==> design/flow/design.v <==
module cla_adder(input c_in, input [3:0] A, B, output [3:0] Output, output c_out);
wire [3:0] prop,gen,carry;
assign carry[0]=c_in;
assign gen[0]=A[0]&B[0];
assign prop[0]=A[0]|B[0];
assign carry[1]=(carry[0]&prop[0])|gen[0];
assign Output[0]=A[0]^B[0]^carry[0];
assign gen[1]=A[1]&B[1];
assign prop[1]=A[1]|B[1];
assign carry[2]=(carry[1]&prop[1])|gen[1];
assign Output[1]=A[1]^B[1]^carry[1];
assign gen[2]=A[2]&B[2];
assign prop[2]=A[2]|B[2];
assign carry[3]=(carry[2]&prop[2])|gen[2];
assign Output[2]=A[2]^B[2]^carry[2];
assign gen[3]=A[3]&B[3];
assign prop[3]=A[3]|B[3];
assign c_out=(carry[3]&prop[3])|gen[3];
assign Output[3]=A[3]^B[3]^carry[3];
endmodule
module ones_compliment (
    input [7:0] A,  
    output [7:0] Output
   );
assign Output[0]=A[0]^1;
assign Output[1]=A[1]^1;
assign Output[2]=A[2]^1;
assign Output[3]=A[3]^1;
assign Output[4]=A[4]^1;
assign Output[5]=A[5]^1;
assign Output[6]=A[6]^1;
assign Output[7]=A[7]^1;
endmodule
module twos_compliment (
    input [7:0] A,   
    output [7:0] Output  
   );
wire c_out,c_out2;
wire [7:0] temp_value;
ones_compliment COMPLIMENT1(.A(A),.Output(temp_value));
cla_adder ADDER1(.c_in(1'b0), .A(temp_value[3:0]), .B(4'd1), .Output(Output[3:0]), .c_out(c_out));
cla_adder ADDER2(.c_in(1'b0), .A(temp_value[7:4]), .B({3'd0,c_out}), .Output(Output[7:4]), .c_out(c_out2));
endmodule
module ripple_cla( input c_in, input [7:0] A, B, output [7:0] Output, output c_out);
wire temp_c;
wire [7:0] D;
assign D[0]=B[0]^c_in;
assign D[1]=B[1]^c_in;
assign D[2]=B[2]^c_in;
assign D[3]=B[3]^c_in;
assign D[4]=B[4]^c_in;
assign D[5]=B[5]^c_in;
assign D[6]=B[6]^c_in;
assign D[7]=B[7]^c_in;
cla_adder CLA1(.c_in(c_in),.c_out(temp_c),.A(A[3:0]),.B(D[3:0]),.Output(Output[3:0]));
cla_adder CLA2(.c_in(temp_c),.c_out(c_out),.A(A[7:4]),.B(D[7:4]),.Output(Output[7:4]));
endmodule
module ripple_cla16(input c_in, input [15:0] A, B, output [15:0] Output, output c_out);
wire temp1_c,temp2_c,temp3_c;
wire [15:0] D;
assign D[0]=B[0]^c_in;
assign D[1]=B[1]^c_in;
assign D[2]=B[2]^c_in;
assign D[3]=B[3]^c_in;
assign D[4]=B[4]^c_in;
assign D[5]=B[5]^c_in;
assign D[6]=B[6]^c_in;
assign D[7]=B[7]^c_in;
assign D[8]=B[8]^c_in;
assign D[9]=B[9]^c_in;
assign D[10]=B[10]^c_in;
assign D[11]=B[11]^c_in;
assign D[12]=B[12]^c_in;
assign D[13]=B[13]^c_in;
assign D[14]=B[14]^c_in;
assign D[15]=B[15]^c_in;
cla_adder CLA1(.c_in(c_in),.c_out(temp1_c),.A(A[3:0]),.B(D[3:0]),.Output(Output[3:0]));
cla_adder CLA2(.c_in(temp1_c),.c_out(temp2_c),.A(A[7:4]),.B(D[7:4]),.Output(Output[7:4]));
cla_adder CLA3(.c_in(temp2_c),.c_out(temp3_c),.A(A[11:8]),.B(D[11:8]),.Output(Output[11:8]));
cla_adder CLA4(.c_in(temp3_c),.c_out(c_out),.A(A[15:12]),.B(D[15:12]),.Output(Output[15:12]));
endmodule
module booth_multiplier (
	input clk,  
	input en,  
	input [7:0] A,B,
	output [15:0] Output
);
reg [15:0] posA, negA;
reg [7:0] tempB;
wire [7:0] compA;
reg prev;
wire c_out1, c_out2;
wire [15:0] posOutput, negOutput;
reg [15:0] temp_Output;
function [7:0] sign;  
  input [7:0] A;
  input [7:0] B;
  if(A[7]==B[7])
    sign=0;
  else
    sign=1;
endfunction
function [7:0] absolute_value;  
  input [7:0] input_value;
  if(input_value>8'd127)
    absolute_value=9'd256-input_value;
  else
    absolute_value=input_value;
endfunction
assign Output=(sign(A,B)==1)?(17'd65536-temp_Output):temp_Output;
always @(posedge clk)
begin
  if(en==1)
  begin
    if(tempB[0]==1 & prev==0)
      temp_Output<=posOutput;
    else if(tempB[0]==0 & prev==1)
      temp_Output<=negOutput;
    prev<=tempB[0];
    posA<=(posA<<1);  
    negA<=(negA<<1);  
    tempB<=(tempB>>1);  
  end
  else
    begin
      posA<={8'd0,absolute_value(A)};
      negA<={8'b11111111,compA};
      tempB<=absolute_value(B);
      prev<=1'b0;
      temp_Output<=16'd0;
    end
end
twos_compliment COMPLIMENT1(.A(absolute_value(A)), .Output(compA));
ripple_cla16 CLA1(.c_in(1'b0), .A(temp_Output), .B(negA), .Output(posOutput), .c_out(c_out1));
ripple_cla16 CLA2(.c_in(1'b0), .A(temp_Output), .B(posA), .Output(negOutput), .c_out(c_out2));
endmodule
module display_module (
	input clk,  
	input rst,  
  	input [6:0] b1,b2,b3,b4,  
  	output output_o1,output_o2,output_o3,output_o4,
  	output [0:6] output_bcd
);
reg o1,o2,o3,o4;
reg [0:6] bcd;
reg [63:0] display_count; 
reg [63:0] count;  
assign output_o1=o1;
assign output_o2=o2;
assign output_o3=o3;
assign output_o4=o4;
assign output_bcd=bcd;
always @(posedge clk)
begin
	if(rst==1)
		count=0;
	else
		count=display_count+1;
	if(count%256<=60)
	begin
		o1<=1;
		o2<=1;
		o3<=1;
		o4<=0;
		bcd<=b4;
	end
	else if(count%256>60 & count%256<=120)
	begin
		o1<=1;
		o2<=1;
		o3<=0;
		o4<=1;
		bcd<=b3;
	end
	else if(count%256>120 & count%256<=180 )
	begin
		o1<=1;
		o2<=0;
		o3<=1;
		o4<=1;
		bcd<=b2;
	end
	else if(count%256>180 & count%256<=240 )
	begin
		o1<=0;
		o2<=1;
		o3<=1;
		o4<=1;
		bcd<=b1;
	end
	else if(count==240)
	begin
		count=0;
	end
	display_count<=count;
end
endmodule
module alu(input read,write,dig1,dig2,dig3,dig4,rst,clk,rev,exec,sign, output o1,o2,o3,o4, output [0:6] bcd);
localparam RESET=4'd0;
localparam IDLE=4'd1;
localparam ADDRESS=4'd2;
localparam DISPLAY=4'd3;
localparam WRITE=4'd4;
localparam EXECUTE=4'd5;
localparam DEBOUNCER_CONSTANT=32'b0111_1111_1111_1111_1111_1111_1111_1111;
localparam DEBOUNCER_CLOCK=10;
localparam OPERATOR=4'd1;
localparam OPERAND1=4'd2;
localparam OPERAND2=4'd3;
localparam ADD=4'd0;
localparam SUB=4'd1;
localparam MUL=4'd2;
localparam DIV=4'd3;
reg [3:0] state, location_state;  
reg [3:0] location_state_q;
reg [3:0] di1,di2,di3,di4,di5,add1,add2,add4;  
reg [3:0] di1_q,di2_q,di3_q,di4_q,di5_q,add1_q,add2_q,add4_q;
reg [6:0] b1,b2,b3,b4;  
reg [6:0] b1_q,b2_q,b3_q,b4_q;
reg [63:0] main_count; 
reg [63:0] main_count_q;
reg [31:0] debouncer4,debouncer3,debouncer2,debouncer1;  
reg [31:0] debouncer4_q,debouncer3_q,debouncer2_q,debouncer1_q;
reg [7:0] value, address;  
reg [7:0] value_q, address_q;
reg [31:0] temp_register;  
reg [31:0] temp_register_q;
reg mem_we;  
reg [31:0] mem_wdata;  
reg [31:0] memory[0:31];  
reg [7:0] temp_value,temp_display1,temp_display2;  
reg idle,address_read,mul_en;  
reg address_read_q,mul_en_q;
reg sign_1, sign_2; 
reg sign_1_q, sign_2_q;
wire temp_c_sub,temp_c_add;  
wire [7:0] add_output,sub_output;  
wire [15:0] mul_output, div_output;
function [6:0] bcd_number;  
	input reg [3:0] d;
	case (d)
		4'd0:bcd_number=7'b0000001;
		4'd1:bcd_number=7'b1001111;
		4'd2:bcd_number=7'b0010010;
		4'd3:bcd_number=7'b0000110;
		4'd4:bcd_number=7'b1001100;
		4'd5:bcd_number=7'b0100100;
		4'd6:bcd_number=7'b0100000;
		4'd7:bcd_number=7'b0001111;
		4'd8:bcd_number=7'b0000000;
		4'd9:bcd_number=7'b0001100;
		4'd10:bcd_number=7'b0001000;
		4'd11:bcd_number=7'b1100000;
		4'd12:bcd_number=7'b0110001;
		4'd13:bcd_number=7'b1000010;
		4'd14:bcd_number=7'b0110000;
		4'd15:bcd_number=7'b0111000;
		default:bcd_number=7'b1111111;
	endcase
endfunction
function [6:0] bcd_operator;  
	input reg [3:0] d;
	case (d)
		ADD:bcd_operator=7'b0001000;
		SUB:bcd_operator=7'b0100100;
		MUL:bcd_operator=7'b0011000;
		DIV:bcd_operator=7'b1000010;
		default:bcd_operator=7'b1111111;
	endcase
endfunction
function [7:0] absolute_value;  
	input [7:0] input_value;
	if(input_value>8'd127)
		absolute_value=9'd256-input_value;
	else
		absolute_value=input_value;
endfunction
always @(*)
begin
	if (rst==1)
		state=RESET;
	else if(idle==1)
		state=IDLE;
	else if(address_read_q==1 & exec==1)
		state=EXECUTE;
	else if(address_read_q==1 & read==1)
		state=DISPLAY;
	else if (address_read_q==1 & write==1)
		state=WRITE;
	else if (read==1 | write==1 | exec==1)
		state=ADDRESS;
	else
		state=IDLE;
end
always @(posedge clk)
begin
	if(read==1 | write==1 | rst==1 | exec==1)
		idle<=0;
	else
		idle<=1;
end
always @(*)
begin
	mul_en=mul_en_q;address_read=address_read_q;
	location_state=location_state_q;
	address=address_q;value=value_q;
	di1=di1_q;di2=di2_q;di3=di3_q;di4=di4_q;di5=di5_q;add1=add1_q;add2=add2_q;add4=add4_q;
	b1=b1_q;b2=b2_q;b3=b3_q;b4=b4_q;
	main_count=main_count_q;
	debouncer1=debouncer1_q;debouncer2=debouncer2_q;debouncer3=debouncer3_q;debouncer4=debouncer4_q;
	temp_register=temp_register_q;
	sign_1=sign_1_q;sign_2=sign_2_q;
	temp_value=0;temp_display1=0;temp_display2=0;
	mem_we=0;mem_wdata=0;
	case(state)
		RESET:
			begin
				mul_en=0;address_read=0;
				location_state=RESET;
				address=0;value=0;  
				main_count=0;temp_register=0;sign_1=1;sign_2=1;
				debouncer1=0;debouncer2=0;debouncer3=0;debouncer4=0;
				di1=0;di2=0;di3=0;di4=0;di5=0;add1=0;add2=0;add4=0;  
				b4=7'b0110001;	 
				b3=7'b1110001;	 
				b2=7'b0110000;	 
				b1=7'b1101010;	 
			end
		IDLE:
			begin
				mul_en=0;address_read=0;
				location_state=RESET;
				b4=7'b1001111;	 
				b3=7'b1000010;	 
				b2=7'b1110001;	 
				b1=7'b0110000;	 
			end
		ADDRESS:
			begin
				main_count=main_count+1;
				if(main_count==DEBOUNCER_CLOCK)
				begin
					debouncer1=(debouncer1<<1)+dig1;
					debouncer2=(debouncer2<<1)+dig2;
					debouncer4=(debouncer4<<1)+dig4;
					if(debouncer4==DEBOUNCER_CONSTANT)
					begin
						address_read=1;
						address={add2,add1};  
					end
					else
					begin
						if(debouncer1==DEBOUNCER_CONSTANT)
						begin
							if(rev==0) 
								add1=(add1+1)%16;
							else
								add1=(add1-1)%16;
						end
						if(debouncer2==DEBOUNCER_CONSTANT)
						begin
							if(rev==0) 
								add2=(add2+1)%2;
							else
								add2=(add2-1)%2;
						end
					end
					main_count=0;
					b4=7'b0001000;	 
					b3=7'b1000010;	 
					b2=bcd_number(add2);
					b1=bcd_number(add1);
				end
			end
		EXECUTE:
			begin
				temp_register=memory[address_q];
				case(temp_register[3:0])
					ADD:
						begin
							temp_value=absolute_value(add_output);
							if(temp_register[15]==0 & temp_register[23]==0 & add_output[7]==1)
							begin
								b3=7'b1111111; 
								b2=7'b1111111; 
								b1=7'b1100010;  
							end
							else if(temp_register[15]==1 & temp_register[23]==1 & add_output[7]==0)
							begin
								b3=7'b1111111; 
								b2=7'b1111111; 
								b1=7'b1100011;  
							end
							else
							begin
								if(temp_value!=add_output)
									b3=7'b1111110;  
								else
									b3=7'b1111111; 
								b4=7'b1110110;  
								b2=bcd_number(temp_value[7:4]);
								b1=bcd_number(temp_value[3:0]);
							end
						end
					SUB:
						begin
							temp_value=absolute_value(sub_output);
							if(temp_register[15]==0 & temp_register[23]==1 & sub_output[7]==1)
							begin
								b3=7'b1111111; 
								b2=7'b1111111; 
								b1=7'b1100010;  
							end
							else if(temp_register[15]==1 & temp_register[23]==0 & sub_output[7]==0)
							begin
								b3=7'b1111111; 
								b2=7'b1111111; 
								b1=7'b1100011;  
							end
							else
							begin
								if(temp_value!=sub_output)
									b3=7'b1111110;  
								else
									b3=7'b1111111; 
								b4=7'b1110110;  
								b2=bcd_number(temp_value[7:4]);
								b1=bcd_number(temp_value[3:0]);
							end
						end
					MUL:
						begin
							mul_en=1;
							b4=bcd_number(mul_output[15:12]);
							b3=bcd_number(mul_output[11:8]);
							b2=bcd_number(mul_output[7:4]);
							b1=bcd_number(mul_output[3:0]);
						end
					DIV:
						begin
							b2=bcd_number(div_output[7:4]);
							b1=bcd_number(div_output[3:0]);
						end
					default:
						begin
							b4=7'b1110110;  
							b2=7'b1111110;  
							b1=7'b1111110;  
						end
				endcase
			end
		WRITE:
			begin
				main_count=main_count+1;
				if(main_count==DEBOUNCER_CLOCK)
				begin
					debouncer1=(debouncer1<<1)+dig1;
					debouncer2=(debouncer2<<1)+dig2;
					debouncer3=(debouncer3<<1)+dig3;
					debouncer4=(debouncer4<<1)+dig4;
					if(location_state==RESET)
						location_state=OPERATOR;
					if(debouncer4==DEBOUNCER_CONSTANT)
					begin
						location_state=location_state+1;
						if(location_state>=4)
						begin
							if(sign_1==0)
								temp_display1 = 9'd256-{di3,di2};
							else
								temp_display1={di3,di2};
							if(sign_2==0)
								temp_display2 = 9'd256-{di5,di4};
							else
								temp_display2={di5,di4};
							mem_we=1;
							mem_wdata={8'd0,temp_display2,temp_display1,4'd0,di1};
							address_read=0;
							location_state=RESET;
						end
					end
					else
					begin
						if (location_state==OPERATOR)
						begin
							if(debouncer1==DEBOUNCER_CONSTANT)
							begin
								if(rev==0) 
									di1=(di1+1)%4;
								else
									di1=(di1-1)%4;
							end
						end
						else if(location_state==OPERAND1)
						begin
							sign_1=sign;
							if(debouncer1==DEBOUNCER_CONSTANT)
							begin
								if(rev==0) 
									di2=(di2+1)%16;
								else
									di2=(di2-1)%16;
							end
							if(debouncer2==DEBOUNCER_CONSTANT)
							begin
								sign_1=sign;
								if(rev==0) 
									di3=(di3+1)%8;
								else
									di3=(di3-1)%8;
							end
						end
						else if(location_state==OPERAND2)
						begin
							if(debouncer1==DEBOUNCER_CONSTANT)
							begin
								sign_2=sign;
								if(rev==0) 
									di4=(di4+1)%16;
								else
									di4=(di4-1)%16;
							end
							if(debouncer2==DEBOUNCER_CONSTANT)
							begin
								sign_2=sign;
								if(rev==0) 
									di5=(di5+1)%8;
								else
									di5=(di5-1)%8;
							end
						end
					end
					main_count=0;
					if(location_state==OPERATOR)
					begin
						b4=7'b1100010;  
						b3=7'b0011000;  
						b2=7'b1111111; 
						b1=bcd_operator(di1);
					end
					else if (location_state==OPERAND1)
					begin
						b4=7'b1001111;  
						if(sign)
							b3=7'b1111111;  
						else
							b3=7'b1111110;  
						b2=bcd_number(di3);
						b1=bcd_number(di2);
					end
					else if (location_state==OPERAND2)
					begin
						b4=7'b0010010;  
						if(sign)
							b3=7'b1111111;  
						else
							b3=7'b1111110;  
						b2=bcd_number(di5);
						b1=bcd_number(di4);
					end
					else
					begin
						b4=7'b1111110;  
						b3=7'b1111110;  
						b2=7'b1111110;  
						b1=7'b1111110;  
					end
				end
			end
		DISPLAY:
			begin
				main_count=main_count+1;
				if(main_count==DEBOUNCER_CLOCK)
				begin
					debouncer1=(debouncer1<<1)+dig1;
					debouncer2=(debouncer2<<1)+dig2;
					debouncer3=(debouncer3<<1)+dig3;
					debouncer4=(debouncer4<<1)+dig4;
					if(debouncer4==DEBOUNCER_CONSTANT)
					begin
						address_read=0;
						location_state=RESET;
					end
					else
					begin
						if(debouncer1==DEBOUNCER_CONSTANT)
							location_state=OPERATOR;
						if(debouncer2==DEBOUNCER_CONSTANT)
							location_state=OPERAND1;
						if(debouncer3==DEBOUNCER_CONSTANT)
							location_state=OPERAND2;
					end
					main_count=0;
					temp_register=memory[address_q];
					if(location_state==OPERATOR)
					begin
						b4=7'b1100010;  
						b3=7'b0011000;  
						b2=7'b1111111; 
						b1=bcd_operator(temp_register[3:0]);
					end
					else if (location_state==OPERAND1)
					begin
						temp_value=absolute_value(temp_register[15:8]);
						b4=7'b1001111;  
						if(temp_value!=temp_register[15:8])
							b3=7'b1111110;  
						else
							b3=7'b1111111; 
						b2=bcd_number(temp_value[7:4]);
						b1=bcd_number(temp_value[3:0]);
					end
					else if (location_state==OPERAND2)
					begin
						temp_value=absolute_value(temp_register[23:16]);
						b4=7'b0010010;  
						if(temp_value!=temp_register[23:16])
							b3=7'b1111110;  
						else
							b3=7'b1111111; 
						b2=bcd_number(temp_value[7:4]);
						b1=bcd_number(temp_value[3:0]);
					end
					else
					begin
						b4=7'b1000010;	 
						b3=7'b1001111;	 
						b2=7'b0100100;	 
						b1=7'b0011000;	 
					end
				end
			end
	endcase
end
always @(posedge clk)
begin
	mul_en_q<=mul_en;address_read_q<=address_read;
	location_state_q<=location_state;
	address_q<=address;value_q<=value;
	di1_q<=di1;di2_q<=di2;di3_q<=di3;di4_q<=di4;di5_q<=di5;add1_q<=add1;add2_q<=add2;add4_q<=add4;
	b1_q<=b1;b2_q<=b2;b3_q<=b3;b4_q<=b4;
	main_count_q<=main_count;
	debouncer1_q<=debouncer1;debouncer2_q<=debouncer2;debouncer3_q<=debouncer3;debouncer4_q<=debouncer4;
	temp_register_q<=temp_register;
	sign_1_q<=sign_1;sign_2_q<=sign_2;
	if(mem_we)
		memory[address_q]<=mem_wdata;
end
assign div_output=16'd0;
ripple_cla RIPPLE_CLA1(.c_in(1'b0), .c_out(temp_c_add), .A(temp_register_q[15:8]), .B(temp_register_q[23:16]), .Output(add_output));
ripple_cla RIPPLE_CLA2(.c_in(1'b1), .c_out(temp_c_sub), .A(temp_register_q[15:8]), .B(temp_register_q[23:16]), .Output(sub_output));
booth_multiplier BOOTH(.clk(clk), .A(temp_register_q[15:8]), .B(temp_register_q[23:16]), .en(mul_en_q), .Output(mul_output));
display_module DISPLAY1(.clk(clk), .rst(rst), .b1(b1_q), .b2(b2_q), .b3(b3_q), .b4(b4_q), .output_bcd(bcd), .output_o1(o1), .output_o2(o2), .output_o3(o3), .output_o4(o4));
endmodule
==> design/flow/run.sh <==
#!/bin/bash
# the make line also repeats each setting of config.mk as NAME=value (left out here)
make -C /OpenROAD-flow-scripts/flow DESIGN_CONFIG=/design/flow/config.mk WORK_HOME=/design/flow/orfs CLKGATE_MAP_FILE= finish
==> design/flow/config.mk <==
export PLATFORM = sky130hd
export DESIGN_NAME = alu
export DESIGN_NICKNAME = alu
export VERILOG_FILES = /design/flow/design.v
export SDC_FILE = /design/flow/constraint.sdc
export NUM_CORES = 4
export LEC_CHECK = 0
export ABC_AREA = 1
export CAP_MARGIN = 5
export CELL_PAD_IN_SITES_DETAIL_PLACEMENT = 1
export CELL_PAD_IN_SITES_GLOBAL_PLACEMENT = 3
export CORE_ASPECT_RATIO = 1.15
export CORE_MARGIN = 7
export CORE_UTILIZATION = 52
export CTS_CLUSTER_DIAMETER = 213
export GPL_ROUTABILITY_DRIVEN = 0
export GPL_TIMING_DRIVEN = 0
export MAX_ROUTING_LAYER = met4
export MIN_ROUTING_LAYER = met1
export PLACE_DENSITY_LB_ADDON = 0.29
export SETUP_SLACK_MARGIN = -0.95
export SLEW_MARGIN = 40
export TNS_END_PERCENT = 25
==> design/flow/constraint.sdc <==
create_clock -name core_clock -period 12.2 [get_ports {clk}]
set_input_delay 2.4400 -clock core_clock [delete_from_list [all_inputs] [get_ports {clk}]]
set_output_delay 2.4400 -clock core_clock [all_outputs]
set_load 0.01 [all_outputs]
==> results of run 1 <==
==> impl_metrics.json, run 1 <==
{
  "status": "did not finish",
  "stop_stage": "3_1_place_gp_skip_io",
  "error": "[ERROR FLW-0024] Place density exceeds 1.0 (current PLACE_DENSITY_LB_ADDON =  0.29). Please check if the value of  PLACE_DENSITY_LB_ADDON is between 0 and 0.99.",
  "synthTopCellsByCount": "1,022 x nand2_1, 920 x edfxtp_1, 788 x nor2_1, 549 x inv_1, 416 x nand3_1",
  "avgSynthCellArea_um2": 9.574,
  "synthCells": 5261,
  "syn-num-nets": 5439,
  "core_mm2": 0.09617,
  "synthAoiAreaFrac_pct": 8.533,
  "ff_type": "edfxtp_1",
  "num_rows": 122,
  "die_area_mm2": 0.1058,
  "edf_count": 920,
  "ys_cells": 5261,
  "die_w_um": 304.2,
  "muxShareOfSynthArea_pct": 0,
  "top_area_cell": "edfxtp_1",
  "yosys.stat.seqShare_pct": 57.79,
  "top_cell_area_share_pct": 54.85,
  "area_leaders": "edfxtp_1 55%, nand2_1 7.6%, nor2_1 5.9%",
  "topCombFamilyByArea": "simple AND/OR/NAND/NOR gates",
  "die.size.y_um": 347.8,
  "yosysChipArea_mm2": 0.05037,
  "synth_area_mm2": 0.05037,
  "synth-async-reset-ratio_pct": 0,
  "top_cell": "nand2_1",
  "ys_sh_simple_pct": 20.98,
  "ys_warn_count": 3,
  "ys_types": 57,
  "synthXorXnorAreaFrac_pct": 1.791,
  "synth_flops": 994,
  "fp_util_pct": 52.37,
  "fa_ha_area_share_pct": 4.809
}
==> inputs of run 2 (changes only) <==
ABC_AREA = default   (was 1)
CAP_MARGIN = 20   (was 5)
CELL_PAD_IN_SITES_DETAIL_PLACEMENT = default   (was 1)
CELL_PAD_IN_SITES_GLOBAL_PLACEMENT = default   (was 3)
CORE_ASPECT_RATIO = default   (was 1.15)
CORE_MARGIN = 2   (was 7)
CORE_UTILIZATION = 66   (was 52)
CTS_CLUSTER_DIAMETER = default   (was 213)
GPL_ROUTABILITY_DRIVEN = default   (was 0)
GPL_TIMING_DRIVEN = default   (was 0)
MAX_ROUTING_LAYER = default   (was met4)
MIN_ROUTING_LAYER = default   (was met1)
PLACE_DENSITY_LB_ADDON = default   (was 0.29)
SETUP_SLACK_MARGIN = default   (was -0.95)
SLEW_MARGIN = 20   (was 40)
TNS_END_PERCENT = default   (was 25)
clock period = 4.86 ns   (was 12.2 ns; I/O delays follow)
==> run 2 against run 1 <==
Against the previous run:
- synthesized cell count down 29%
- die area down 27%
- the layout now fails its checks (setup timing)
- synthesized area down 1.4%
==> impl_metrics.json, run 2 <==
{
  "vias_per_cell": 6.867,
  "synthAoiAreaFrac_pct": 8.047,
  "pwr-share-seq_pct": 43.5,
  "synth_flops": 994,
  "fin_util_pct": 78.99,
  "clockBufferDepth": 3,
  "hold_end": "BOOTH.tempB[2]",
  "yosys.stat.seqShare_pct": 58.61,
  "crit_family": "adder cells",
  "track_usage_pct": 38.10,
  "p_sw_share_pct": 29.55,
  "critPathMaxStageDelay_ps": 440,
  "final.min_clock_period_ps": 6520,
  "cts_made_buffers": 98,
  "cts_hold_buffers": 0,
  "crit_path_end": "BOOTH.temp_Output[15]",
  "clock-root-buffer": "clkbuf_16",
  "cellLeakagePower_nw": 19.14,
  "finalWirelength_um": 147600,
  "gp_congestion": 0.9557,
  "clk_pin_slew_ps": 60,
  "topCombFamilyByArea": "simple AND/OR/NAND/NOR gates",
  "path_max_fanout": 3,
  "crit_chain": "ha_4, maj3_2, fa_2, fa_2, fa_2, fa_2, fa_2, fa_2, fa_2, fa_2, fa_2, fa_2, fa_2, fa_2, fa_1, xnor2_1, a211oi_2, xor2_1, and2_1",
  "dr_total_vias": 35613,
  "diodes": 0,
  "combGateArea_mm2": 0.02020,
  "cp_slowest_cell": "fa_1",
  "worst_pin_slew_ps": 994.5,
  "place.detailed.hpwl_um": 91900,
  "drt_iter0_drc": 4307,
  "grt_max_degree": 94,
  "clockPowerShare_pct": 33.4,
  "drv_slew": 0,
  "insertion_delay_ps": 710,
  "min_path_type": "reg2reg",
  "crit_buf_inv": 0,
  "synthTopCellsByCount": "920 x edfxtp_1, 268 x nor2_1, 222 x nand2_1, 155 x mux4_2, 153 x o21ai_0",
  "fp_util_pct": 66.71,
  "cap_violations": 0,
  "p_seq_mw": 9.92,
  "die_area_mm2": 0.07745,
  "muxShareOfSynthArea_pct": 9.811,
  "end_kind": "flip-flop",
  "top_cell": "edfxtp_1",
  "r2r_slack_ps": -1660,
  "synth-async-reset-ratio_pct": 0,
  "max_slew_margin_pct": 33.70,
  "cts_tree": "built",
  "cp_num_cells": 19,
  "drc": 0,
  "fa_ha_area_share_pct": 4.918,
  "avgSynthCellArea_um2": 13.22,
  "edf_count": 920,
  "skew_ps": 62.14,
  "yosysChipArea_mm2": 0.04966,
  "grt_pass1_wl_um": 221400,
  "path_common_cell": "fa_2",
  "max_freq_ghz": 0.1534,
  "top_area_cell": "edfxtp_1",
  "grt_pass1_vias": 35771,
  "timing.rr.end": "BOOTH.temp_Output[15]",
  "setup_viol": 18,
  "startpoint": "BOOTH.posA[0]",
  "min_period_over_period_pct": 134.2,
  "violatedChecks": "setup timing",
  "htreeDepth": 3,
  "syn-num-nets": 3934,
  "worstPathArrival_ps": 7080,
  "die.size.y_um": 278.3,
  "synth_area_mm2": 0.04966,
  "r2r_cells": 19,
  "num_rows": 100,
  "clock_sinks": 994,
  "synthToLayoutAreaGrowth_pct": 18.41,
  "vdd_drop_max_mv": 0.3960,
  "hold_violations": 0,
  "ys_warn_count": 3,
  "status": "finished with violations",
  "first_pass_iters": 6,
  "ys_cells": 3756,
  "power.group.top": "registers",
  "power.internal_mw": 16.08,
  "p_comb_mw": 5.29,
  "antenna_found_initial": 0,
  "cp.required_ps": 5420,
  "setup_slack_ps": -1660,
  "whs_path_depth": 2,
  "port_buffers": 21,
  "tool_warnings": 114,
  "num_io_pins": 22,
  "finalPower_mw": 22.83,
  "worstSetupPathType": "reg2reg",
  "r2r-start": "BOOTH.posA[0]",
  "grt_setup_unrepaired": "yes",
  "area_leaders": "edfxtp_1 56%, mux4_2 7.0%, ha_1 3.1%",
  "min_from": "BOOTH.tempB[3]",
  "synthCells": 3756,
  "seqCellArea_mm2": 0.02912,
  "clk-power_mw": 7.62,
  "fill_cells": 3963,
  "combPwrFrac_pct": 23.2,
  "fin_nets": 4318,
  "core_mm2": 0.07445,
  "overflow": 0,
  "ys_sh_simple_pct": 12.54,
  "antenna_left": 0,
  "startpoint_type": "flip-flop",
  "top_cell_area_share_pct": 55.63,
  "p_sw_mw": 6.747,
  "ys_types": 95,
  "wl_per_cell_um": 28.46,
  "powerDensity_mw_per_mm2": 388.3,
  "ff_type": "edfxtp_1",
  "die_w_um": 278.3,
  "synthXorXnorAreaFrac_pct": 3.288
}
-- run 2: area by class of cell --
cell class	instances	share of cell area [%]
clock buffer	123	4.466
timing repair buffer	484	7.873
clock inverter	54	0.9319
tap	969	2.062
multi-input combinational	2439	34.35
inverter	123	0.7979
sequential	994	49.52
-- run 2: metrics by stage --
stage               area [µm²]  instances  hold slack, ps  setup TNS, ps  setup WS (ps)
floorplan                50210       3756           401.4         -33400          -1415
global placement         54870       4988           411.0          -8430          -1698
detailed placement       54870       4988           421.7         -25370          -1646
CTS                      58490       5177           445.1          -5931          -1678
global route             58810       5186           470.1          -9846          -1879
finish                   58810       5186           440.4          -6885          -1660
-- run 2: routing by layer --
| layer | track usage, % | up-vias | share of wire [%] |
|---|---|---|---|
| met5 | 0 | - | 0 |
| met4 | 21.21 | 0 | 6.4 |
| met3 | 5.826 | 574 | 9.3 |
| met2 | 62.17 | 2506 | 48 |
| met1 | 49.52 | 17412 | 36 |
| li1 | - | 15121 | - |
-- run 2: what timing repair did --
action	in CTS	in global routing
pin swaps	40	39
setup buffers	12	9
resized	72	53
endpoints found under the setup margin	662	614
cloned	0	0
==> inputs of run 3 (changes only) <==
ABC_AREA = 0   (was default)
CAP_MARGIN = 25   (was 20)
CELL_PAD_IN_SITES_DETAIL_PLACEMENT = 0   (was default)
CORE_ASPECT_RATIO = 1.09   (was default)
CORE_MARGIN = 8   (was 2)
CORE_UTILIZATION = 55   (was 66)
CTS_CLUSTER_DIAMETER = 167   (was default)
GPL_ROUTABILITY_DRIVEN = 1   (was default)
HOLD_SLACK_MARGIN = 0.08   (was default)
PLACE_DENSITY = 0.48   (was default)
clock period = 6.39 ns   (was 4.86 ns; I/O delays follow)
==> run 3 against run 2 <==
Against the previous run:
- the layout still fails its checks (setup timing)
- total power shrank 28%
- maximum frequency grew 0.55%
- critical path type unchanged
- critical endpoint unchanged
- wire length shrank 13%
- synthesized area stayed put
- via count fell by 9.7%
- cell count is 2.0% lower
- count of clock-buffer cells in the layout is 10 higher
==> impl_metrics.json, run 3 <==
{
  "status": "finished with violations",
  "violatedChecks": "setup timing",
  "area_leaders": "edfxtp_1 56%, mux4_2 7.0%, ha_1 3.1%",
  "p_sw_share_pct": 27.43,
  "syn-num-nets": 3934,
  "r2r_slack_ps": -90,
  "fin_nets": 4007,
  "top_cell": "edfxtp_1",
  "drc": 0,
  "track_usage_pct": 25.16,
  "clk_pin_slew_ps": 60,
  "gp_congestion": 0.9138,
  "cp.required_ps": 6960,
  "avgSynthCellArea_um2": 13.22,
  "fill_cells": 6829,
  "cp_num_cells": 20,
  "path_max_fanout": 2,
  "clk-power_mw": 5.90,
  "min_path_type": "reg2reg",
  "port_buffers": 21,
  "drt_iter0_drc": 3301,
  "diodes": 0,
  "ys_types": 95,
  "power.group.top": "registers",
  "insertion_delay_ps": 690,
  "die.size.y_um": 329.7,
  "vdd_drop_max_mv": 0.2512,
  "critPathMaxStageDelay_ps": 410,
  "overflow": 0,
  "clock-root-buffer": "clkbuf_16",
  "topCombFamilyByArea": "simple AND/OR/NAND/NOR gates",
  "combPwrFrac_pct": 17.4,
  "ff_type": "edfxtp_1",
  "p_comb_mw": 2.85,
  "synthTopCellsByCount": "920 x edfxtp_1, 268 x nor2_1, 222 x nand2_1, 155 x mux4_2, 153 x o21ai_0",
  "timing.rr.end": "BOOTH.temp_Output[15]",
  "crit_path_end": "BOOTH.temp_Output[15]",
  "wl_per_cell_um": 25.29,
  "max_freq_ghz": 0.1542,
  "core_mm2": 0.08993,
  "ys_cells": 3756,
  "setup_viol": 1,
  "yosys.stat.seqShare_pct": 58.61,
  "min_period_over_period_pct": 101.5,
  "grt_max_degree": 94,
  "hold_end": "BOOTH.tempB[4]",
  "synthCells": 3756,
  "startpoint": "BOOTH.posA[0]",
  "clockBufferDepth": 3,
  "final.min_clock_period_ps": 6484,
  "p_seq_mw": 7.58,
  "num_rows": 115,
  "finalWirelength_um": 128500,
  "hold_violations": 0,
  "top_area_cell": "edfxtp_1",
  "worstPathArrival_ps": 7050,
  "num_io_pins": 22,
  "powerDensity_mw_per_mm2": 295.2,
  "crit_chain": "ha_4, buf_4, maj3_2, fa_2, fa_2, fa_2, fa_2, fa_2, fa_2, fa_2, fa_2, fa_2, fa_2, fa_2, fa_2, fa_2, xnor2_1, a211oi_2, xor2_1, and2_1",
  "yosysChipArea_mm2": 0.04966,
  "ys_sh_simple_pct": 12.54,
  "cts_setup_buffers": 0,
  "whs_ps": 430.5,
  "worst_pin_slew_ps": 1111,
  "cts_made_buffers": 101,
  "fp_util_pct": 55.22,
  "synth-async-reset-ratio_pct": 0,
  "cp_slowest_cell": "fa_2",
  "htreeDepth": 3,
  "grt_setup_unrepaired": "yes",
  "r2r-start": "BOOTH.posA[0]",
  "startpoint_type": "flip-flop",
  "max_slew_margin_pct": 25.96,
  "skew_ps": 37.82,
  "die_w_um": 303.8,
  "whs_path_depth": 2,
  "antenna_left": 0,
  "clockPowerShare_pct": 36.1,
  "top_cell_area_share_pct": 55.63,
  "finalPower_mw": 16.33,
  "setup_tns_ps": -94.48,
  "dr_total_vias": 32143,
  "synthAoiAreaFrac_pct": 8.047,
  "power.internal_mw": 11.85,
  "crit_family": "adder cells",
  "cellLeakagePower_nw": 17.26,
  "cts_tree": "built",
  "worstSetupPathType": "reg2reg",
  "place.detailed.hpwl_um": 86480,
  "crit_buf_inv": 1,
  "synthToLayoutAreaGrowth_pct": 11.36,
  "antenna_found_initial": 1,
  "pwr-share-seq_pct": 46.4,
  "cts_hold_buffers": 0,
  "die_area_mm2": 0.1002,
  "fa_ha_area_share_pct": 4.918,
  "r2r_cells": 20,
  "grt_pass1_wl_um": 194200,
  "synthXorXnorAreaFrac_pct": 3.288,
  "edf_count": 920,
  "muxShareOfSynthArea_pct": 9.811,
  "ys_warn_count": 3,
  "cap_violations": 0,
  "p_sw_mw": 4.478,
  "path_common_cell": "fa_2",
  "vias_per_cell": 6.326,
  "first_pass_iters": 7,
  "end_kind": "flip-flop",
  "min_from": "BOOTH.tempB[5]",
  "synth_area_mm2": 0.04966,
  "synth_flops": 994,
  "setup_slack_ps": -94.48,
  "drv_slew": 0,
  "clock_sinks": 994,
  "grt_pass1_vias": 31393,
  "tool_warnings": 114
}
-- run 3: cell type report --
cell class,count,area [µm²],area share (%)
clock buffers,133,2741,4.957
clock inverters,52,564.3,1.020
inverters,123,461.7,0.8349
multi-input cells,2439,19450,35.17
flip-flops and latches,994,29120,52.66
well taps,1170,1464,2.647
repair buffers,170,1499,2.711
-- run 3: what timing repair did --
item	in CTS	in global routing
gates resized	5	2
endpoints found under the setup margin	3	5
pin swaps	29	8
-- run 3: per-stage QoR --
| step | cell area [µm²] | instances | util [%] | setup slack [ps] |
|---|---|---|---|---|
| global route | 55300 | 5081 | 61.49 | -340.7 |
| CTS | 55250 | 5078 | 61.44 | -245.6 |
| finish | 55300 | 5081 | 61.49 | -94.48 |
| floorplan | 49730 | 3756 | - | -258.3 |
| global placement | 51920 | 4893 | 57.74 | -550.3 |
| detailed placement | 51930 | 4893 | 57.74 | -575.8 |
-- run 3: metal layers --
layer / track usage (%) / wire length, µm / share of wire [%] / up-vias
li1: - / - / - / 14528
met1: 33.64 / 54140 / 42 / 16296
met2: 43.18 / 63510 / 49 / 1131
met3: 3.229 / 7448 / 5.8 / 186
met4: 7.536 / 3381 / 2.6 / 2
met5: 0 / 39 / 0.030 / -
==> inputs of run 4 (changes only) <==
ABC_AREA = default   (was 0)
CAP_MARGIN = 20   (was 25)
CELL_PAD_IN_SITES_DETAIL_PLACEMENT = default   (was 0)
CORE_ASPECT_RATIO = default   (was 1.09)
CORE_MARGIN = 2   (was 8)
CORE_UTILIZATION = 70   (was 55)
CTS_CLUSTER_DIAMETER = default   (was 167)
GPL_ROUTABILITY_DRIVEN = default   (was 1)
HOLD_SLACK_MARGIN = default   (was 0.08)
PLACE_DENSITY = default   (was 0.48)
clock period = 5.96 ns   (was 6.39 ns; I/O delays follow)
==> run 4 against run 3 <==
Against the previous run:
- the layout still fails its checks (setup timing)
- via count grew 11%
- synthesized area did not move
- worst setup slack worse by 450 ps
- non-clock buffer count is 34 higher
- clock skew grew 14 ps
- die area is 27% lower
- core utilization up 17 points
- maximum frequency shrank 0.31%
- critical endpoint unchanged
- clock power grew 9.0%
- worst hold slack improved by 7.1 ps
- total power increased by 8.8%
==> impl_metrics.json, run 4 <==
{
  "hold_violations": 0,
  "finalWirelength_um": 154400,
  "grt_pass1_vias": 34963,
  "crit_buf_inv": 0,
  "status": "finished with violations",
  "final.min_clock_period_ps": 6504,
  "startpoint_type": "flip-flop",
  "clockBufferDepth": 3,
  "cts_hold_buffers": 0,
  "topCombFamilyByArea": "simple AND/OR/NAND/NOR gates",
  "dr_total_vias": 35808,
  "clock-root-buffer": "clkbuf_16",
  "min_path_type": "reg2reg",
  "port_buffers": 21,
  "place.detailed.hpwl_um": 90840,
  "p_sw_share_pct": 29.13,
  "edf_count": 920,
  "top_cell": "edfxtp_1",
  "grt_pass1_wl_um": 227700,
  "min_from": "BOOTH.tempB[5]",
  "crit_family": "adder cells",
  "cp_num_cells": 20,
  "ys_cells": 3756,
  "whs_path_depth": 2,
  "synthCells": 3756,
  "p_seq_mw": 8.15,
  "yosysChipArea_mm2": 0.04966,
  "r2r_cells": 20,
  "cellLeakagePower_nw": 17.49,
  "clk-power_mw": 6.43,
  "vias_per_cell": 7.339,
  "overflow": 0,
  "p_comb_mw": 3.18,
  "max_freq_ghz": 0.1537,
  "violatedChecks": "setup timing",
  "cp_slowest_cell": "fa_2",
  "combPwrFrac_pct": 17.9,
  "r2r_slack_ps": -540,
  "finalPower_mw": 17.76,
  "max_slew_margin_pct": 20.55,
  "crit_chain": "ha_4, maj3_2, fa_2, fa_2, fa_2, fa_2, fa_2, fa_2, fa_2, fa_2, fa_2, fa_2, fa_2, fa_2, fa_2, xor2_1, nor2_1, a211oi_2, xor2_1, and2_1",
  "powerDensity_mw_per_mm2": 321.2,
  "r2r-start": "BOOTH.posA[0]",
  "yosys.stat.seqShare_pct": 58.61,
  "pwr-share-seq_pct": 45.9,
  "top_cell_area_share_pct": 55.63,
  "antenna_left": 0,
  "min_period_over_period_pct": 109.1,
  "setup_viol": 3,
  "gp_congestion": 1.002,
  "syn-num-nets": 3934,
  "die.size.y_um": 270.4,
  "path_max_fanout": 2,
  "cp.required_ps": 6520,
  "clock_sinks": 994,
  "preCtsSetupSlack_ps": -655.8,
  "ff_type": "edfxtp_1",
  "dpl_cell_area_mm2": 0.05196,
  "synthTopCellsByCount": "920 x edfxtp_1, 268 x nor2_1, 222 x nand2_1, 155 x mux4_2, 153 x o21ai_0",
  "postLayoutCellArea_mm2": 0.05531,
  "muxShareOfSynthArea_pct": 9.811,
  "worst_pin_slew_ps": 1182,
  "synthXorXnorAreaFrac_pct": 3.288,
  "fill_cells": 3723,
  "synth_flops": 994,
  "cts_made_buffers": 97,
  "htreeDepth": 3,
  "worstSetupPathType": "reg2reg",
  "path_common_cell": "fa_2",
  "ys_sh_simple_pct": 12.54,
  "ys_types": 95,
  "clk_pin_slew_ps": 60,
  "hold_end": "BOOTH.tempB[4]",
  "drc": 0,
  "fin_cells": 4879,
  "dp.cells": 4700,
  "area_leaders": "edfxtp_1 56%, mux4_2 7.0%, ha_1 3.1%",
  "insertion_delay_ps": 710,
  "crit_path_end": "BOOTH.temp_Output[15]",
  "track_usage_pct": 42.25,
  "clockPowerShare_pct": 36.2,
  "vdd_drop_max_mv": 0.4804,
  "ys_warn_count": 3,
  "synthToLayoutAreaGrowth_pct": 11.37,
  "fp_util_pct": 70.79,
  "critPathMaxStageDelay_ps": 390,
  "setup_slack_ps": -544.5,
  "avgSynthCellArea_um2": 13.22,
  "grt_setup_unrepaired": "yes",
  "grt_max_degree": 94,
  "tool_warnings": 115,
  "top_area_cell": "edfxtp_1",
  "die_w_um": 270.4,
  "first_pass_iters": 9,
  "cts_tree": "built",
  "p_sw_mw": 5.174,
  "num_io_pins": 22,
  "end_kind": "flip-flop",
  "cap_violations": 0,
  "antenna_found_initial": 5,
  "timing.rr.end": "BOOTH.temp_Output[15]",
  "drv_slew": 0,
  "drt_iter0_drc": 6653,
  "power.internal_mw": 12.59,
  "core_mm2": 0.07015,
  "synth_area_mm2": 0.04966,
  "fa_ha_area_share_pct": 4.918,
  "synthAoiAreaFrac_pct": 8.047,
  "worstPathArrival_ps": 7060,
  "wl_per_cell_um": 31.64,
  "synth-async-reset-ratio_pct": 0,
  "fin_nets": 4037,
  "die_area_mm2": 0.07309,
  "startpoint": "BOOTH.posA[0]",
  "num_rows": 97,
  "power.group.top": "registers",
  "skew_ps": 52.28
}
[run 4: layer usage]
layer	track usage (%)	wire, µm	up-vias
li1	-	-	14566
met1	53.70	51190	17228
met2	66.33	71070	3192
met3	11.13	20610	814
met4	24.40	11430	8
met5	0	56	-
[run 4: per-stage QoR]
step           utilization [%]  setup TNS [ps]  hold WS (ps)
6_report                 78.84          -919.9         437.6
5_1_grt                  78.84           -1340         462.4
4_1_cts                  78.72          -975.8         443.1
3_5_place_dp             74.07           -1169         429.8
3_3_place_gp             74.07           -1062         413.3
2_1_floorplan                -          -535.0         401.4
[run 4: final cells by class]
type | count | area (µm²) | area share [%]
Antenna cell | 1 | 2.502 | 0.004525
Clock buffer | 116 | 2509 | 4.536
Clock inverter | 62 | 748.2 | 1.353
Inverter | 123 | 461.7 | 0.8348
Multi-Input combinational cell | 2439 | 19590 | 35.42
Sequential cell | 994 | 29120 | 52.65
Tap cell | 940 | 1176 | 2.127
Timing Repair Buffer | 204 | 1697 | 3.068
[run 4: timing repair]
item	in CTS	in global routing
cloned	0	0
pin swaps	3	1
gates resized	2	14
setup endpoints to repair	3	13
buffers inserted	0	0
==> inputs of run 5 (changes only) <==
CTS_CLUSTER_SIZE = 32   (was default)
clock period = 8.57 ns   (was 5.96 ns; I/O delays follow)
==> run 5 against run 4 <==
Against the previous run:
- now clean on timing, DRC and antenna
- first-iteration DRC count is 25% lower
- clock power is 34% lower
- global-route usage is 3.6 points lower
- worst setup slack better by 1100 ps
- via count is 3.9% lower
- wire length is 8.8% lower
- sequential share of layout area is 1.2 points higher
- maximum frequency is 19% lower
- die area stayed put
- critical endpoint unchanged
==> impl_metrics.json, run 5 <==
{
  "clk_pin_slew_ps": 70,
  "tool_warnings": 112,
  "skew_ps": 63.20,
  "r2r_cells": 20,
  "startpoint_type": "flip-flop",
  "worst_pin_slew_ps": 1157,
  "synthXorXnorAreaFrac_pct": 3.288,
  "route.met3.wl_um": 16190,
  "top_cell_area_share_pct": 55.63,
  "final.min_clock_period_ps": 8020,
  "min_from": "BOOTH.tempB[6]",
  "hold_violations": 0,
  "ys_cells": 3756,
  "num_rows": 97,
  "hold_end": "BOOTH.tempB[5]",
  "r2r-start": "BOOTH.temp_Output[0]",
  "fp_util_pct": 70.79,
  "drt_iter0_drc": 5016,
  "port_buffers": 21,
  "num_io_pins": 22,
  "clock_sinks": 994,
  "cellLeakagePower_nw": 16.83,
  "overflow": 0,
  "synthAoiAreaFrac_pct": 8.047,
  "pwr-share-seq_pct": 47.3,
  "antenna_found_initial": 5,
  "track_usage_pct": 38.62,
  "vdd_drop_max_mv": 0.2264,
  "area_leaders": "edfxtp_1 56%, mux4_2 7.0%, ha_1 3.1%",
  "setup_tns_ps": 0,
  "worstSetupPathType": "reg2reg",
  "clockPowerShare_pct": 35.3,
  "cp_num_cells": 20,
  "status": "timing/DRC/antenna clean",
  "powerDensity_mw_per_mm2": 221.6,
  "vias_per_cell": 7.192,
  "cts_setup_buffers": 0,
  "timing.rr.end": "BOOTH.temp_Output[15]",
  "power.internal_mw": 8.512,
  "p_seq_mw": 5.67,
  "synthToLayoutAreaGrowth_pct": 8.957,
  "max_slew_margin_pct": 22.54,
  "critPathMaxStageDelay_ps": 480,
  "cts_resized": 0,
  "synth_area_mm2": 0.04966,
  "top_cell": "edfxtp_1",
  "startpoint": "BOOTH.temp_Output[0]",
  "dpl_cell_area_mm2": 0.05098,
  "grt_pass1_vias": 33521,
  "dr_total_vias": 34405,
  "finalPower_mw": 11.99,
  "crit_path_end": "BOOTH.temp_Output[15]",
  "crit_buf_inv": 0,
  "end_kind": "flip-flop",
  "synth-async-reset-ratio_pct": 0,
  "core_mm2": 0.07015,
  "cts_made_buffers": 95,
  "power.group.top": "registers",
  "antenna_left": 0,
  "cp.required_ps": 9140,
  "topCombFamilyByArea": "simple AND/OR/NAND/NOR gates",
  "synth_flops": 994,
  "grt_pass1_wl_um": 211600,
  "cts_hold_buffers": 0,
  "drc": 0,
  "gp_congestion": 0.9719,
  "routed-wl-met2_um": 65840,
  "avgSynthCellArea_um2": 13.22,
  "insertion_delay_ps": 710,
  "ys_types": 95,
  "place.detailed.hpwl_um": 85440,
  "drt-met1-wl_um": 49480,
  "clock-root-buffer": "clkbuf_16",
  "top_layer_used": "met5",
  "top_area_cell": "edfxtp_1",
  "htreeDepth": 3,
  "clockBufferDepth": 3,
  "grt_setup_unrepaired": "no",
  "p_sw_mw": 3.480,
  "cp_slowest_cell": "fa_1",
  "whs_path_depth": 2,
  "cap_violations": 0,
  "path_max_fanout": 10,
  "clk-power_mw": 4.23,
  "ys_warn_count": 3,
  "p_comb_mw": 2.09,
  "die_w_um": 270.4,
  "finalWirelength_um": 140800,
  "postLayoutCellArea_mm2": 0.05411,
  "worstPathArrival_ps": 8590,
  "min_path_type": "reg2reg",
  "grt_max_degree": 95,
  "setup_viol": 0,
  "wl_per_cell_um": 29.43,
  "edf_count": 920,
  "fa_ha_area_share_pct": 4.918,
  "ff_type": "edfxtp_1",
  "yosysChipArea_mm2": 0.04966,
  "syn-num-nets": 3934,
  "crit_family": "adder cells",
  "yosys.stat.seqShare_pct": 58.61,
  "p_sw_share_pct": 29.02,
  "drv_slew": 0,
  "combPwrFrac_pct": 17.5,
  "synthCells": 3756,
  "ys_sh_simple_pct": 12.54,
  "min_period_over_period_pct": 93.58,
  "die.size.y_um": 270.4,
  "r2r_slack_ps": 550,
  "fin_nets": 3941,
  "synthTopCellsByCount": "920 x edfxtp_1, 268 x nor2_1, 222 x nand2_1, 155 x mux4_2, 153 x o21ai_0",
  "crit_chain": "ha_1, maj3_1, fa_1, fa_1, fa_1, fa_1, fa_1, fa_1, fa_1, fa_1, fa_1, fa_1, fa_1, fa_1, fa_1, xor2_1, nor2_1, a211oi_1, xor2_1, and2_1",
  "first_pass_iters": 8,
  "muxShareOfSynthArea_pct": 9.811,
  "die_area_mm2": 0.07309,
  "max_freq_ghz": 0.1247,
  "cts_tree": "built",
  "fin_util_pct": 77.13,
  "path_common_cell": "fa_1"
}
## run 5: per-layer routing
layer  vias up  track usage (%)
met5         -                0
met4         6            22.01
met1     16725            50.46
met2      2701            60.72
met3       622            8.286
li1      14351                -
## run 5: per-stage QoR
stage	instances	hold slack, ps	setup WS (ps)
2_1_floorplan	3756	401.4	1034
3_3_place_gp	4603	413.8	528.0
3_5_place_dp	4604	420.3	582.0
4_1_cts	4778	438.6	523.0
5_1_grt	4780	458.7	231.9
6_report	4784	432.2	550.2
## run 5: cell type report
cell class / instances / area, µm²
clock buffer: 112 / 2441
timing repair buffer: 110 / 905.9
inverter: 123 / 461.7
clock inverter: 62 / 618.1
antenna: 4 / 10.01
sequential: 994 / 29120
tap: 940 / 1176
fill: 3896 / 16040
multi-input combinational: 2439 / 19380
==> inputs of run 6 (changes only) <==
CORE_UTILIZATION = 72   (was 70)
CTS_CLUSTER_SIZE = 72   (was 32)
PLACE_DENSITY_LB_ADDON = 0.0   (was default)
SETUP_SLACK_MARGIN = 1.64   (was default)
clock period = 5.62 ns   (was 8.57 ns; I/O delays follow)
==> run 6 against run 5 <==
Against the previous run:
- die area is 2.7% lower
- synthesized area did not move
- synthesized cell count unchanged
- the flow now stops in 5_1_grt
==> impl_metrics.json, run 6 <==
{
  "synthXorXnorAreaFrac_pct": 3.288,
  "die_area_mm2": 0.07109,
  "top_cell_area_share_pct": 55.63,
  "edf_count": 920,
  "die.size.y_um": 266.6,
  "port_buffers": 21,
  "die_w_um": 266.6,
  "ff_type": "edfxtp_1",
  "cts_made_buffers": 95,
  "num_rows": 96,
  "top_cell": "edfxtp_1",
  "core_mm2": 0.06847,
  "area_leaders": "edfxtp_1 56%, mux4_2 7.0%, ha_1 3.1%",
  "avgSynthCellArea_um2": 13.22,
  "yosysChipArea_mm2": 0.04966,
  "dp.cells": 4668,
  "clock-root-buffer": "clkbuf_16",
  "num_io_pins": 22,
  "synthTopCellsByCount": "920 x edfxtp_1, 268 x nor2_1, 222 x nand2_1, 155 x mux4_2, 153 x o21ai_0",
  "cts_hold_buffers": 0,
  "ys_warn_count": 3,
  "fp_util_pct": 72.53,
  "fa_ha_area_share_pct": 4.918,
  "topCombFamilyByArea": "simple AND/OR/NAND/NOR gates",
  "synth_flops": 994,
  "stop_stage": "5_1_grt",
  "clockBufferDepth": 3,
  "synth_area_mm2": 0.04966,
  "ys_types": 95,
  "synthAoiAreaFrac_pct": 8.047,
  "yosys.stat.seqShare_pct": 58.61,
  "htreeDepth": 3,
  "muxShareOfSynthArea_pct": 9.811,
  "synthCells": 3756,
  "ys_sh_simple_pct": 12.54,
  "synth-async-reset-ratio_pct": 0,
  "clock_sinks": 994,
  "ys_cells": 3756,
  "gp_congestion": 0.9631,
  "syn-num-nets": 3934,
  "place.detailed.hpwl_um": 91150,
  "status": "did not finish",
  "top_area_cell": "edfxtp_1"
}
==> run 6: stage by stage <==
stage	hold slack, ps	cell area [µm²]	setup TNS, ps	setup slack, ps
CTS	437.3	58290	-1959	-910.3
global placement	412.1	52290	-1810	-905.6
detailed placement	421.5	52290	-2458	-887.9
floorplan	401.4	50160	-1204	-654.8
==> run 6: timing repair <==
| item | in CTS |
|---|---|
| pin swaps | 72 |
| cloned | 29 |
| setup buffers | 99 |
| resized | 309 |
| endpoints found under the setup margin | 1594 |
| endpoints found under the hold margin | 0 |
==> inputs of run 7 (changes only) <==
CELL_PAD_IN_SITES_DETAIL_PLACEMENT = 2   (was default)
CORE_ASPECT_RATIO = 1.15   (was default)
CORE_MARGIN = 4   (was 2)
CORE_UTILIZATION = 45   (was 72)
CTS_CLUSTER_SIZE = 64   (was 72)
MAX_ROUTING_LAYER = met4   (was default)
MIN_ROUTING_LAYER = met1   (was default)
PLACE_DENSITY_LB_ADDON = 0.16   (was 0.0)
SETUP_SLACK_MARGIN = default   (was 1.64)
TNS_END_PERCENT = 55   (was default)
clock period = 4.49 ns   (was 5.62 ns; I/O delays follow)
==> run 7 against run 6 <==
Against the previous run:
- die area grew 63%
- synthesized area stayed put
- the layout now fails its checks (capacitance limit, slew limit, setup timing)
- synthesized cell count is the same
==> impl_metrics.json, run 7 <==
{
  "status": "finished with violations",
  "violatedChecks": "capacitance limit, slew limit, setup timing",
  "whs_ps": 528.4,
  "num_io_pins": 22,
  "synthTopCellsByCount": "920 x edfxtp_1, 268 x nor2_1, 222 x nand2_1, 155 x mux4_2, 153 x o21ai_0",
  "synthToLayoutAreaGrowth_pct": 28.08,
  "yosys.stat.seqShare_pct": 58.61,
  "dp.cells": 5631,
  "fin_cells": 5990,
  "first_pass_iters": 12,
  "cts_made_buffers": 106,
  "r2r_cells": 13,
  "powerDensity_mw_per_mm2": 475.9,
  "combPwrFrac_pct": 30.4,
  "p_sw_mw": 11.40,
  "muxShareOfSynthArea_pct": 9.811,
  "worstSetupPathType": "reg2reg",
  "antenna_found_initial": 27,
  "vias_per_cell": 7.648,
  "setup_slack_ps": -3105,
  "synth_area_mm2": 0.04966,
  "min_from": "BOOTH.tempB[7]",
  "cap_violations": 7,
  "min_path_type": "reg2reg",
  "htreeDepth": 3,
  "crit_chain": "or3b_2, nor2_1, o2111ai_1, buf_4, xnor2_1, inv_1, ha_1, a211oi_1, a31oi_1, o21ai_0, buf_4, a211oi_1, a211o_1",
  "power.group.top": "registers",
  "synthXorXnorAreaFrac_pct": 3.288,
  "hold_violations": 0,
  "final.min_clock_period_ps": 7595,
  "drt_iter0_drc": 8060,
  "fp_util_pct": 45.37,
  "synthAoiAreaFrac_pct": 8.047,
  "whs_path_depth": 2,
  "cellLeakagePower_nw": 20.94,
  "crit_family": "AND-OR/OR-AND gates",
  "p_seq_mw": 10.9,
  "ys_warn_count": 3,
  "max_freq_ghz": 0.1317,
  "die_w_um": 317.8,
  "vdd_drop_max_mv": 0.4020,
  "ff_type": "edfxtp_1",
  "p_comb_mw": 9.20,
  "insertion_delay_ps": 840,
  "overflow": 0,
  "place.detailed.hpwl_um": 129300,
  "critPathMaxStageDelay_ps": 1890,
  "finalWirelength_um": 301700,
  "pwr-share-seq_pct": 36.0,
  "p_sw_share_pct": 37.67,
  "skew_ps": 67.08,
  "cp_slowest_cell": "a211oi_1",
  "startpoint": "location_state_q[3]",
  "dr_total_vias": 45811,
  "clockBufferDepth": 3,
  "synthCells": 3756,
  "grt_pass1_vias": 44383,
  "top_cell": "edfxtp_1",
  "edf_count": 920,
  "finalPower_mw": 30.27,
  "yosysChipArea_mm2": 0.04966,
  "preCtsSetupSlack_ps": -2188,
  "drv_slew": 19,
  "die_area_mm2": 0.1158,
  "antenna_left": 0,
  "worstPathArrival_ps": 8200,
  "fa_ha_area_share_pct": 4.918,
  "hold_end": "BOOTH.tempB[6]",
  "setup_tns_ps": -1254160,
  "timing.rr.end": "b1_q[3]",
  "crit_path_end": "b1_q[3]",
  "ys_cells": 3756,
  "core_mm2": 0.1095,
  "track_usage_pct": 41.54,
  "syn-num-nets": 3934,
  "fin_nets": 4564,
  "clock_sinks": 994,
  "area_leaders": "edfxtp_1 56%, mux4_2 7.0%, ha_1 3.1%",
  "power.internal_mw": 18.87,
  "clockPowerShare_pct": 33.6,
  "num_rows": 130,
  "grt_setup_unrepaired": "yes",
  "max_slew_margin_pct": -64.93,
  "clk-power_mw": 10.2,
  "cp_num_cells": 13,
  "startpoint_type": "flip-flop",
  "grt_max_degree": 95,
  "grt_pass1_wl_um": 338400,
  "tool_warnings": 114,
  "dpl_cell_area_mm2": 0.05724,
  "topCombFamilyByArea": "simple AND/OR/NAND/NOR gates",
  "min_period_over_period_pct": 169.2,
  "worst_pin_slew_ps": 2459,
  "die.size.y_um": 364.2,
  "cts_hold_buffers": 0,
  "wl_per_cell_um": 50.37,
  "avgSynthCellArea_um2": 13.22,
  "end_kind": "flip-flop",
  "clk_pin_slew_ps": 90,
  "r2r_slack_ps": -3100,
  "crit_buf_inv": 3,
  "gp_congestion": 0.9397,
  "postLayoutCellArea_mm2": 0.06361,
  "synth_flops": 994,
  "drc": 0,
  "synth-async-reset-ratio_pct": 0,
  "path_max_fanout": 6,
  "ys_types": 95,
  "cts_tree": "built",
  "port_buffers": 21,
  "cp.required_ps": 5100,
  "ys_sh_simple_pct": 12.54,
  "setup_viol": 1594,
  "r2r-start": "location_state_q[3]",
  "top_area_cell": "edfxtp_1",
  "clock-root-buffer": "clkbuf_16",
  "fin_util_pct": 58.11,
  "top_cell_area_share_pct": 55.63
}
[run 7: timing repair]
item	4_1_cts	5_1_grt
buffers inserted	33	47
gates resized	154	181
pin swaps	64	60
gates cloned	3	26
endpoints found under the setup margin	1452	1576
[run 7: layout make-up]
type	count	area (µm²)
clock inverter	64	747.0
fill	9616	45860
timing repair buffer	722	7437
antenna	59	147.6
inverter	123	479.2
sequential	994	29120
clock buffer	137	2874
multi-input combinational	2439	20990
tap	1452	1817
[run 7: routing by layer]
layer / vias to the layer above / wire length, µm / part of all wire, % / global-route usage, %
met5: - / 0 / 0 / -
met4: 0 / 38120 / 13 / 28.69
met3: 2481 / 38520 / 13 / 9.433
met2: 4874 / 131600 / 44 / 68.53
met1: 22727 / 93470 / 31 / 44.81
li1: 15729 / - / - / -
==> inputs of run 8 (changes only) <==
CELL_PAD_IN_SITES_DETAIL_PLACEMENT = default   (was 2)
CORE_ASPECT_RATIO = default   (was 1.15)
CORE_MARGIN = 2   (was 4)
CORE_UTILIZATION = 72   (was 45)
CTS_CLUSTER_SIZE = default   (was 64)
MAX_ROUTING_LAYER = default   (was met4)
MIN_ROUTING_LAYER = default   (was met1)
PLACE_DENSITY_LB_ADDON = 0.0   (was 0.16)
SETUP_SLACK_MARGIN = 1.46   (was default)
TNS_END_PERCENT = default   (was 55)
clock period = 4.94 ns   (was 4.49 ns; I/O delays follow)
==> run 8 against run 7 <==
Against the previous run:
- die area down 39%
- the run now fails in 5_1_grt
- synthesized cell count is the same
- synthesized area unchanged
==> impl_metrics.json, run 8 <==
{
  "synth-async-reset-ratio_pct": 0,
  "synth_area_mm2": 0.04966,
  "synthCells": 3756,
  "ys_sh_simple_pct": 12.54,
  "status": "did not finish",
  "num_rows": 96,
  "core_mm2": 0.06847,
  "track_usage_pct": 80.71,
  "topCombFamilyByArea": "simple AND/OR/NAND/NOR gates",
  "synth_flops": 994,
  "synthTopCellsByCount": "920 x edfxtp_1, 268 x nor2_1, 222 x nand2_1, 155 x mux4_2, 153 x o21ai_0",
  "ff_type": "edfxtp_1",
  "preCtsSetupSlack_ps": -1604,
  "top_area_cell": "edfxtp_1",
  "fp_util_pct": 72.53,
  "ys_cells": 3756,
  "dpl_cell_area_mm2": 0.05422,
  "place.detailed.hpwl_um": 95140,
  "error": "[ERROR GRT-0232] Routing congestion too high. Check the congestion heatmap in the GUI.",
  "cts_hold_buffers": 0,
  "dp.cells": 4846,
  "gp_congestion": 0.9955,
  "die_area_mm2": 0.07109,
  "die.size.y_um": 266.6,
  "die_w_um": 266.6,
  "yosysChipArea_mm2": 0.04966,
  "htreeDepth": 3,
  "edf_count": 920,
  "port_buffers": 21,
  "fa_ha_area_share_pct": 4.918,
  "clock-root-buffer": "clkbuf_16",
  "syn-num-nets": 3934,
  "yosys.stat.seqShare_pct": 58.61,
  "clockBufferDepth": 3,
  "num_io_pins": 22,
  "top_cell": "edfxtp_1",
  "ys_warn_count": 3,
  "overflow": 78,
  "synthAoiAreaFrac_pct": 8.047,
  "top_cell_area_share_pct": 55.63,
  "clock_sinks": 994,
  "muxShareOfSynthArea_pct": 9.811,
  "synthXorXnorAreaFrac_pct": 3.288,
  "stop_stage": "5_1_grt",
  "ys_types": 95,
  "cts_made_buffers": 96,
  "area_leaders": "edfxtp_1 56%, mux4_2 7.0%, ha_1 3.1%",
  "avgSynthCellArea_um2": 13.22
}
[run 8: what timing repair did]
| item | CTS |
|---|---|
| pin swaps | 67 |
| setup endpoints to repair | 1596 |
| gates cloned | 36 |
| gates resized | 253 |
| buffers inserted | 85 |
[run 8: metal layers]
layer,overflow,track usage (%)
met2,33,91.77
met5,0,52.88
met3,5,71.70
met1,6,80.30
met4,34,78.74
==> inputs of run 9 (changes only) <==
ABC_AREA = 0   (was default)
CELL_PAD_IN_SITES_DETAIL_PLACEMENT = 0   (was default)
CORE_ASPECT_RATIO = 0.89   (was default)
CORE_UTILIZATION = 69   (was 72)
CTS_CLUSTER_DIAMETER = 338   (was default)
CTS_CLUSTER_SIZE = 13   (was default)
GPL_TIMING_DRIVEN = 1   (was default)
HOLD_SLACK_MARGIN = 0.16   (was default)
PLACE_DENSITY_LB_ADDON = 0.06   (was 0.0)
SETUP_SLACK_MARGIN = 1.32   (was 1.46)
SLEW_MARGIN = 30   (was 20)
clock period = 4.47 ns   (was 4.94 ns; I/O delays follow)
==> run 9 against run 8 <==
Against the previous run:
- the flow again stops in 5_1_grt
- synthesized area unchanged
- die area is 4.3% higher
- synthesized cell count did not move
==> impl_metrics.json, run 9 <==
{
  "synth_area_mm2": 0.04966,
  "htreeDepth": 3,
  "topCombFamilyByArea": "simple AND/OR/NAND/NOR gates",
  "track_usage_pct": 79.73,
  "top_cell": "edfxtp_1",
  "stop_stage": "5_1_grt",
  "edf_count": 920,
  "clock_sinks": 994,
  "avgSynthCellArea_um2": 13.22,
  "clock-root-buffer": "clkbuf_16",
  "ys_warn_count": 3,
  "fp_util_pct": 69.92,
  "ys_sh_simple_pct": 12.54,
  "synthTopCellsByCount": "920 x edfxtp_1, 268 x nor2_1, 222 x nand2_1, 155 x mux4_2, 153 x o21ai_0",
  "overflow": 193,
  "area_leaders": "edfxtp_1 56%, mux4_2 7.0%, ha_1 3.1%",
  "preCtsSetupSlack_ps": -2015,
  "ys_cells": 3756,
  "synth-async-reset-ratio_pct": 0,
  "muxShareOfSynthArea_pct": 9.811,
  "synthAoiAreaFrac_pct": 8.047,
  "port_buffers": 21,
  "top_cell_area_share_pct": 55.63,
  "gp_congestion": 0.9972,
  "dp.cells": 5061,
  "place.detailed.hpwl_um": 102800,
  "status": "did not finish",
  "synthCells": 3756,
  "fa_ha_area_share_pct": 4.918,
  "top_area_cell": "edfxtp_1",
  "die_area_mm2": 0.07414,
  "synth_flops": 994,
  "cts_made_buffers": 86,
  "yosysChipArea_mm2": 0.04966,
  "error": "[ERROR GRT-0232] Routing congestion too high. Check the congestion heatmap in the GUI.",
  "core_mm2": 0.07102,
  "die_w_um": 288.4,
  "die.size.y_um": 257.1,
  "synthXorXnorAreaFrac_pct": 3.288,
  "syn-num-nets": 3934,
  "dpl_cell_area_mm2": 0.05559,
  "clockBufferDepth": 3,
  "num_rows": 92,
  "ff_type": "edfxtp_1",
  "ys_types": 95,
  "num_io_pins": 22,
  "yosys.stat.seqShare_pct": 58.61
}
## run 9: routing by layer
| metal | overflow | track usage, % |
|---|---|---|
| met1 | 11 | 80.61 |
| met2 | 94 | 90.62 |
| met3 | 10 | 70.20 |
| met4 | 78 | 75.32 |
| met5 | 0 | 54.01 |
## run 9: metrics by stage
stage                     total power, mW  util, %  hold WS, ps  setup TNS, ps
after floorplan                     13.97        -        401.4         -83500
after global placement              15.55    78.26        410.0         -24360
after detailed placement            15.88    78.26        422.7         -55680
after CTS                           23.61    87.26        453.9         -20160
## run 9: timing repair
item	CTS
endpoints found under the setup margin	1604
resized	395
hold buffers	0
setup buffers	99
pin swaps	75
cloned	61
endpoints found under the hold margin	0
Power and IR drop assume default switching activity.
